## CORDIC_tanInv_sqrt
module CORDIC_tanInv_sqrt(
    output [15:0] X0,   
    output [15:0] Y0,   
    output [15:0] Z0,   
    input  [15:0] Xin,
    input  [15:0] Yin,
    input  [15:0] Zin,   
    input  clk
);
    wire signed [15:0] x_reg [15:0];
    wire signed [15:0] y_reg [15:0];
    wire signed [15:0] z_reg [15:0];
    wire [15:0] x_reg_sh [15:0];
    wire [15:0] y_reg_sh [15:0];
    wire [15:0] sum_x [15:0];
    wire [15:0] sum_y [15:0];
    wire [15:0] sum_z [15:0];
    wire [15:0] y_co;
    wire [15:0] alpha[15:0];
    assign alpha[0]  = 16'h1921;
    assign alpha[1]  = 16'h0ed6;
    assign alpha[2]  = 16'h07d6;
    assign alpha[3]  = 16'h03fa;
    assign alpha[4]  = 16'h01ff;
    assign alpha[5]  = 16'h00ff;
    assign alpha[6]  = 16'h007f;
    assign alpha[7]  = 16'h003f;
    assign alpha[8]  = 16'h001f;
    assign alpha[9]  = 16'h000f;
    assign alpha[10] = 16'h0007;
    assign alpha[11] = 16'h0003;
    assign alpha[12] = 16'h0001;
    assign alpha[13] = 16'h0001;
    assign alpha[14] = 16'h0001;
    assign alpha[15] = 16'h0000;
    Register rx0(x_reg[0], Xin, clk);
    Register ry0(y_reg[0], Yin, clk);
    Register rz0(z_reg[0], Zin, clk);
    assign x_reg_sh[0] = x_reg[0] >>> 0;
    assign y_reg_sh[0] = y_reg[0] >>> 0;
  ...
Settings: LEC_CHECK=0, CAP_MARGIN=15, CORE_ASPECT_RATIO=1.04, CORE_MARGIN=2, CORE_UTILIZATION=72, CTS_CLUSTER_DIAMETER=361, GPL_ROUTABILITY_DRIVEN=1, MAX_ROUTING_LAYER=met4, SLEW_MARGIN=10, TNS_END_PERCENT=5; clock period 2.96 ns.
run.sh (not shown) runs the stock make flow with config.mk's settings and CLKGATE_MAP_FILE=.
The first run produced a layout that fails on negative setup slack.
Next try:
CAP_MARGIN = 20   (was 15)
CORE_ASPECT_RATIO = unset   (was 1.04)
CTS_CLUSTER_DIAMETER = unset   (was 361)
GPL_ROUTABILITY_DRIVEN = unset   (was 1)
MAX_ROUTING_LAYER = unset   (was met4)
SLEW_MARGIN = 20   (was 10)
TNS_END_PERCENT = unset   (was 5)
clock period = 3.74 ns   (was 2.96 ns; I/O delays follow)
The new run finished with timing, DRC and antenna clean.
Final area falls by 8.0%.
Fmax went down by 11%.
Next try:
ABC_AREA = 1   (was unset)
TNS_END_PERCENT = 5   (was unset)
clock period = 4.04 ns   (was 3.74 ns; I/O delays follow)
Effect: Maximum frequency rises by 18%. Wire length rises by about 30%. Critical path depth rises by 3. Setup slack improves by 840 ps.
Next try:
CAP_MARGIN = 0   (was 20)
CTS_CLUSTER_DIAMETER = 238   (was unset)
CTS_CLUSTER_SIZE = 10   (was unset)
PLACE_DENSITY = 0.4   (was unset)
TNS_END_PERCENT = unset   (was 5)
clock period = 2.53 ns   (was 4.04 ns; I/O delays follow)
The changed run completed and failed the layout checks on negative setup slack.
Fmax came out higher by 14%.
Global-route usage hardly moves.
Via count came out higher by 1.9%.
Critical path depth is unchanged.
Setup slack gets worse by 1100 ps.
Sequential share of layout area came out lower by 0.70 points.
Next try:
ABC_AREA = unset   (was 1)
CAP_MARGIN = 20   (was 0)
CORE_UTILIZATION = 45   (was 72)
CTS_CLUSTER_DIAMETER = unset   (was 238)
CTS_CLUSTER_SIZE = unset   (was 10)
PLACE_DENSITY = unset   (was 0.4)
clock period = 3.71 ns   (was 2.53 ns; I/O delays follow)
=> The new run completed with no timing, DRC or antenna violations. Routed wire length decreases by 27%. Clock skew went up by 15 ps. Sequential cell count stays the same. Global-route usage decreases by 16 points. Core utilization is lower by 30 points. Cell area went down by 12%. First-iteration DRC count goes down by 59%. Worst hold slack gets better by 53 ps. Non-clock buffer count went down by 126.
Next try:
CORE_UTILIZATION = 36   (was 45)
Outcome: Die area is higher by 25%; area after synthesis does not change; flip-flop count does not change; register-to-register slack degrades by 30 ps.

========
CORDIC_tanInv_sqrt again, from the RTL that the note above started with.
// CORDIC_tanInv_sqrt
module CORDIC_tanInv_sqrt(
    output [15:0] X0,   
    output [15:0] Y0,   
    output [15:0] Z0,   
    input  [15:0] Xin,
    input  [15:0] Yin,
    input  [15:0] Zin,   
    input  clk
);
Settings: LEC_CHECK=0, CAP_MARGIN=15, CELL_PAD_IN_SITES_GLOBAL_PLACEMENT=3, CORE_ASPECT_RATIO=1.65, CORE_MARGIN=2, CORE_UTILIZATION=45, CTS_CLUSTER_DIAMETER=361, GPL_ROUTABILITY_DRIVEN=1, MAX_ROUTING_LAYER=met4, PLACE_DENSITY_LB_ADDON=0.06, SLEW_MARGIN=15; clock period 3.14 ns.
The first run passed the timing, design-rule and antenna checks.
Edit:
==> flow/config.mk (replaced) <==
export PLATFORM = sky130hd
export DESIGN_NAME = CORDIC_tanInv_sqrt
export DESIGN_NICKNAME = CORDIC_tanInv_sqrt
export VERILOG_FILES = /design/flow/design.v
export SDC_FILE = /design/flow/constraint.sdc
export NUM_CORES = 4
export LEC_CHECK = 0
export CAP_MARGIN = 20
export CORE_MARGIN = 2
export CORE_UTILIZATION = 70
export SLEW_MARGIN = 20
==> flow/constraint.sdc (replaced) <==
create_clock -name core_clock -period 3.41 [get_ports {clk}]
set_input_delay 0.6820 -clock core_clock [delete_from_list [all_inputs] [get_ports {clk}]]
set_output_delay 0.6820 -clock core_clock [all_outputs]
set_load 0.01 [all_outputs]
What happened: The changed run produced a clean layout. Utilization is higher by 23 points. Sequential share of layout area rose by 2.3 points. Design area came out lower by 8.2%. Wire length falls by 18%. Hold slack stays flat. Setup slack improved by 0.060 ns. Non-clock buffer count shrinks by 478.
Edit:
==> flow/constraint.sdc (replaced) <==
create_clock -name core_clock -period 3.12 [get_ports {clk}]
set_input_delay 0.6240 -clock core_clock [delete_from_list [all_inputs] [get_ports {clk}]]
set_output_delay 0.6240 -clock core_clock [all_outputs]
set_load 0.01 [all_outputs]
Global-route usage came out higher by 0.47 points.
Register-to-register slack got worse by 0.09 ns.
Routed wire length came out higher by 2.9%.
Edit:
--- a/flow/config.mk
+++ b/flow/config.mk
@@ -6,6 +6,11 @@
 export NUM_CORES = 4
 export LEC_CHECK = 0
-export CAP_MARGIN = 20
+export ABC_AREA = 1
+export CAP_MARGIN = 0
 export CORE_MARGIN = 2
-export CORE_UTILIZATION = 70
+export CORE_UTILIZATION = 72
+export CTS_CLUSTER_DIAMETER = 238
+export CTS_CLUSTER_SIZE = 100
+export PLACE_DENSITY = 0.4
 export SLEW_MARGIN = 20
+export TNS_END_PERCENT = 5
==> flow/constraint.sdc (replaced) <==
create_clock -name core_clock -period 2.06 [get_ports {clk}]
set_input_delay 0.4120 -clock core_clock [delete_from_list [all_inputs] [get_ports {clk}]]
set_output_delay 0.4120 -clock core_clock [all_outputs]
set_load 0.01 [all_outputs]
What happened: The changed run did not get past 5_1_grt with ODB-0269. Die area rises by about 10%. Area after synthesis rises by 13%. Synthesized cell count rises by 44%.
Edit:
==> flow/config.mk (replaced) <==
export PLATFORM = sky130hd
export DESIGN_NAME = CORDIC_tanInv_sqrt
export DESIGN_NICKNAME = CORDIC_tanInv_sqrt
export VERILOG_FILES = /design/flow/design.v
export SDC_FILE = /design/flow/constraint.sdc
export NUM_CORES = 4
export LEC_CHECK = 0
export CAP_MARGIN = 20
export CORE_MARGIN = 2
export CORE_UTILIZATION = 40
export CTS_CLUSTER_SIZE = 99
export SETUP_SLACK_MARGIN = 0.88
export SLEW_MARGIN = 20
==> flow/constraint.sdc (replaced) <==
create_clock -name core_clock -period 7.0 [get_ports {clk}]
set_input_delay 1.4000 -clock core_clock [delete_from_list [all_inputs] [get_ports {clk}]]
set_output_delay 1.4000 -clock core_clock [all_outputs]
set_load 0.01 [all_outputs]
Outcome: Now the flow completed without violations. Area after synthesis goes down by 12%. Die size rose by 58%. Synthesized cell count decreases by 31%.

========
ember:
Starting RTL as in the previous note.
export LEC_CHECK = 0
export CAP_MARGIN = 15
export CORE_ASPECT_RATIO = 1.04
export CORE_MARGIN = 2
export CORE_UTILIZATION = 70
export CTS_CLUSTER_DIAMETER = 361
export GPL_ROUTABILITY_DRIVEN = 1
export MAX_ROUTING_LAYER = met4
export SLEW_MARGIN = 10
create_clock -name core_clock -period 2.96 [get_ports {clk}]
Every stage of ember finished as expected; the final checks, on the other hand, flagged negative setup slack, which means the layout fails.
Input changes introduced in raven (baseline for comparison: ember):
Settings: an added SETUP_SLACK_MARGIN of 0.85.
==> results <==
Looking at end point of the critical path, the vectoring_stages[12].rx.q[13] result is from ember; the vectoring_stages[12].rx.q[11] one comes from raven.
Going from ember to raven, count of plain and timing-repair buffers in the layout rose by 95; relative max-transition margin fell by 6.3 points; post-route fraction of the period consumed by the critical path rose by 9.1 points.
Delta (raven minus ember): clock transition time at the flip-flop clock pins of the worst setup and hold paths saw little to no change.
Compared with ember, raven shows a higher final wirelength.
Not one of raven and ember finished clean.
ember completed end to end; final checks failed (negative setup slack).
The flow for raven finished, though final verification flagged negative setup slack.
Setup changes, raven to sierra
Settings: TNS_END_PERCENT newly set to 40; CORE_ASPECT_RATIO changed from 1.04 to 0.91; CTS_CLUSTER_DIAMETER changed from 361 to 29; SETUP_SLACK_MARGIN removed (was 0.85); CTS_CLUSTER_SIZE newly set to 45; CORE_UTILIZATION changed from 70 to 72; the clock period (ns, I/O delays scaled along) changed from 2.96 to 2.92.
Findings:
- For the number of max-slew violations in the final report, sierra came in 2 higher than raven did.
- Going from raven to sierra, total placed cells including tap cells grows by 259.
- Relative to raven, number of H-tree levels has gone up in sierra.
- The run with more routed wire is sierra, not raven.
- As far as buffer-and-inverter tally for the worst setup path goes, raven and sierra are indistinguishable; the numbers are identical.
- Every stage of sierra finished as expected; the final checks, on the other hand, flagged max-capacitance violations, max-slew violations, negative setup slack, which means the layout fails.
The following lists how garnet was set up differently from sierra:
Settings: CORE_ASPECT_RATIO: 0.91 -> unset; SLEW_MARGIN: 10 -> 20; MAX_ROUTING_LAYER: met4 -> unset; CTS_CLUSTER_DIAMETER: 29 -> 174; CTS_CLUSTER_SIZE: 45 -> 10; ABC_AREA: unset -> 1; GPL_ROUTABILITY_DRIVEN: 1 -> unset; TNS_END_PERCENT: 40 -> 5; PLACE_DENSITY_LB_ADDON: unset -> 0.01; CAP_MARGIN: 15 -> 20.
Notes after the runs:
- The lower via count of garnet and sierra is in sierra.
- Summary of sierra and garnet: one run falls short of a clean finish, namely sierra.
- sierra had finished all stages when the layout checks came back failing, citing max-capacitance violations, max-slew violations, negative setup slack.
- From sierra to garnet the numbers moved as follows: fraction of registers with async set or reset after synthesis held steady; setup skew after layout shrank by 0.0057 ns.
- Relative to sierra, met1 layer usage reported by global route has decreased by 2.3 points in garnet.
- garnet: count of placed standard cells including taps 30% above sierra
- Looking at timing startpoint of the critical path, the vectoring_stages[9].ry.q[15] result is from sierra; the vectoring_stages[12].ry.q[12] one comes from garnet.
- Of garnet and sierra, the lower part of the cycle the worst path needs belongs to garnet.
- Lower number of H-tree branching levels was reported by garnet, not sierra.

========
Starting RTL as in the previous note.
==> flow/config.mk <==
export PLATFORM = sky130hd
export DESIGN_NAME = CORDIC_tanInv_sqrt
export DESIGN_NICKNAME = CORDIC_tanInv_sqrt
export VERILOG_FILES = /design/flow/design.v
export SDC_FILE = /design/flow/constraint.sdc
export NUM_CORES = 4
export LEC_CHECK = 0
export CAP_MARGIN = 15
export CORE_ASPECT_RATIO = 1.65
export CORE_MARGIN = 2
export CORE_UTILIZATION = 45
export CTS_CLUSTER_DIAMETER = 361
export GPL_ROUTABILITY_DRIVEN = 1
export MAX_ROUTING_LAYER = met4
export SLEW_MARGIN = 10
==> flow/constraint.sdc <==
create_clock -name core_clock -period 3.14 [get_ports {clk}]
set_input_delay 0.6280 -clock core_clock [delete_from_list [all_inputs] [get_ports {clk}]]
set_output_delay 0.6280 -clock core_clock [all_outputs]
set_load 0.01 [all_outputs]
Change:
CORE_ASPECT_RATIO = 0.91   (was 1.65)
CORE_UTILIZATION = 72   (was 45)
CTS_CLUSTER_DIAMETER = 29   (was 361)
CTS_CLUSTER_SIZE = 45   (was not set)
SETUP_SLACK_MARGIN = 0.79   (was not set)
clock period = 2.96 ns   (was 3.14 ns; I/O delays follow)
=> The changed run did not get past global routing (5_1_grt); synthesized area stays the same; die size drops by 37%; synthesized cell count stays the same.
Change:
CAP_MARGIN = 20   (was 15)
CORE_ASPECT_RATIO = not set   (was 0.91)
CORE_UTILIZATION = 45   (was 72)
CTS_CLUSTER_DIAMETER = not set   (was 29)
CTS_CLUSTER_SIZE = not set   (was 45)
GPL_ROUTABILITY_DRIVEN = not set   (was 1)
MAX_ROUTING_LAYER = not set   (was met4)
SETUP_SLACK_MARGIN = not set   (was 0.79)
SLEW_MARGIN = 20   (was 10)
clock period = 7.0 ns   (was 2.96 ns; I/O delays follow)
- Now the flow ran to the end with no violations
- synthesized area stays the same
- die size is higher by 59%
- synthesized cell count does not change
Change:
CELL_PAD_IN_SITES_GLOBAL_PLACEMENT = 0   (was not set)
GPL_ROUTABILITY_DRIVEN = 0   (was not set)
GPL_TIMING_DRIVEN = 1   (was not set)
MIN_ROUTING_LAYER = met1   (was not set)
SETUP_SLACK_MARGIN = 0.8   (was not set)
TNS_END_PERCENT = 30   (was not set)
clock period = 5.49 ns   (was 7.0 ns; I/O delays follow)
Effect: The new run produced a clean layout. Setup slack got worse by 1.6 ns. Sequential share of layout area is about the same. Die area stays the same. Routed wire length stays flat. Clock-buffer cell count rises by 10. Area after synthesis is unchanged. Global-route usage hardly moves. Hold slack gets better by 0.0061 ns. Clock skew came out lower by 0.0036 ns. Via count barely changes.

========
Starting RTL as in the previous note.
// CORDIC_tanInv_sqrt
module CORDIC_tanInv_sqrt(
    output [15:0] X0,   
    output [15:0] Y0,   
    output [15:0] Z0,   
    input  [15:0] Xin,
    input  [15:0] Yin,
    input  [15:0] Zin,   
    input  clk
);
    wire signed [15:0] x_reg [15:0];
    wire signed [15:0] y_reg [15:0];
    wire signed [15:0] z_reg [15:0];
    wire [15:0] x_reg_sh [15:0];
    wire [15:0] y_reg_sh [15:0];
    wire [15:0] sum_x [15:0];
    wire [15:0] sum_y [15:0];
    wire [15:0] sum_z [15:0];
    wire [15:0] y_co;
    wire [15:0] alpha[15:0];
    assign alpha[0]  = 16'h1921;
    assign alpha[1]  = 16'h0ed6;
    assign alpha[2]  = 16'h07d6;
    assign alpha[3]  = 16'h03fa;
    assign alpha[4]  = 16'h01ff;
    assign alpha[5]  = 16'h00ff;
    assign alpha[6]  = 16'h007f;
    assign alpha[7]  = 16'h003f;
    assign alpha[8]  = 16'h001f;
    assign alpha[9]  = 16'h000f;
    assign alpha[10] = 16'h0007;
    assign alpha[11] = 16'h0003;
    assign alpha[12] = 16'h0001;
    assign alpha[13] = 16'h0001;
    assign alpha[14] = 16'h0001;
    assign alpha[15] = 16'h0000;
    Register rx0(x_reg[0], Xin, clk);
    Register ry0(y_reg[0], Yin, clk);
    Register rz0(z_reg[0], Zin, clk);
    assign x_reg_sh[0] = x_reg[0] >>> 0;
    assign y_reg_sh[0] = y_reg[0] >>> 0;
    not n0(y_co[0], y_reg[0][15]);   
    adder_sub ax0(sum_x[0], , x_reg[0], y_reg_sh[0], y_reg[0][15]);
    adder_sub ay0(sum_y[0], , y_reg[0], x_reg_sh[0], y_co[0]);
    adder_sub az0(sum_z[0], , z_reg[0], alpha[0], y_reg[0][15]);
    genvar i;
    generate
        for (i=1; i<16; i=i+1) begin : vectoring_stages
            Register rx(x_reg[i], sum_x[i-1], clk);
            Register ry(y_reg[i], sum_y[i-1], clk);
            Register rz(z_reg[i], sum_z[i-1], clk);
            assign x_reg_sh[i] = x_reg[i] >>> i;
            assign y_reg_sh[i] = y_reg[i] >>> i;
            not yn(y_co[i], y_reg[i][15]);
            adder_sub ax(sum_x[i], , x_reg[i], y_reg_sh[i], y_reg[i][15]);
  ...
make LEC_CHECK=0 ABC_AREA=0 CAP_MARGIN=20 CELL_PAD_IN_SITES_GLOBAL_PLACEMENT=2 CORE_ASPECT_RATIO=1.53 CORE_MARGIN=8 CORE_UTILIZATION=52 CTS_CLUSTER_SIZE=54 MAX_ROUTING_LAYER=met4 PLACE_DENSITY=0.52 SETUP_SLACK_MARGIN=0.25 SLEW_MARGIN=20 finish   # period 2.15 ns
The first run ran to the end with violations: negative setup slack.
Then changed:
==> flow/config.mk (replaced) <==
export PLATFORM = sky130hd
export DESIGN_NAME = CORDIC_tanInv_sqrt
export DESIGN_NICKNAME = CORDIC_tanInv_sqrt
export VERILOG_FILES = /design/flow/design.v
export SDC_FILE = /design/flow/constraint.sdc
export NUM_CORES = 4
export LEC_CHECK = 0
export CAP_MARGIN = 20
export CORE_MARGIN = 2
export CORE_UTILIZATION = 70
export SETUP_SLACK_MARGIN = 0.91
export SLEW_MARGIN = 20
export TNS_END_PERCENT = 5
==> flow/constraint.sdc (replaced) <==
create_clock -name core_clock -period 3.41 [get_ports {clk}]
set_input_delay 0.6820 -clock core_clock [delete_from_list [all_inputs] [get_ports {clk}]]
set_output_delay 0.6820 -clock core_clock [all_outputs]
set_load 0.01 [all_outputs]
After rerunning:
- With this change the flow finished with timing, DRC and antenna clean
- critical path depth stays the same
- sequential share of layout area came out higher by 7.1 points
- utilization fell by 0.48 points
- clock skew climbs by 12 ps
- global-route usage increases by 2.3 points
- via count falls by 16%
- worst hold slack gains 140 ps
- cell area decreases by 26%
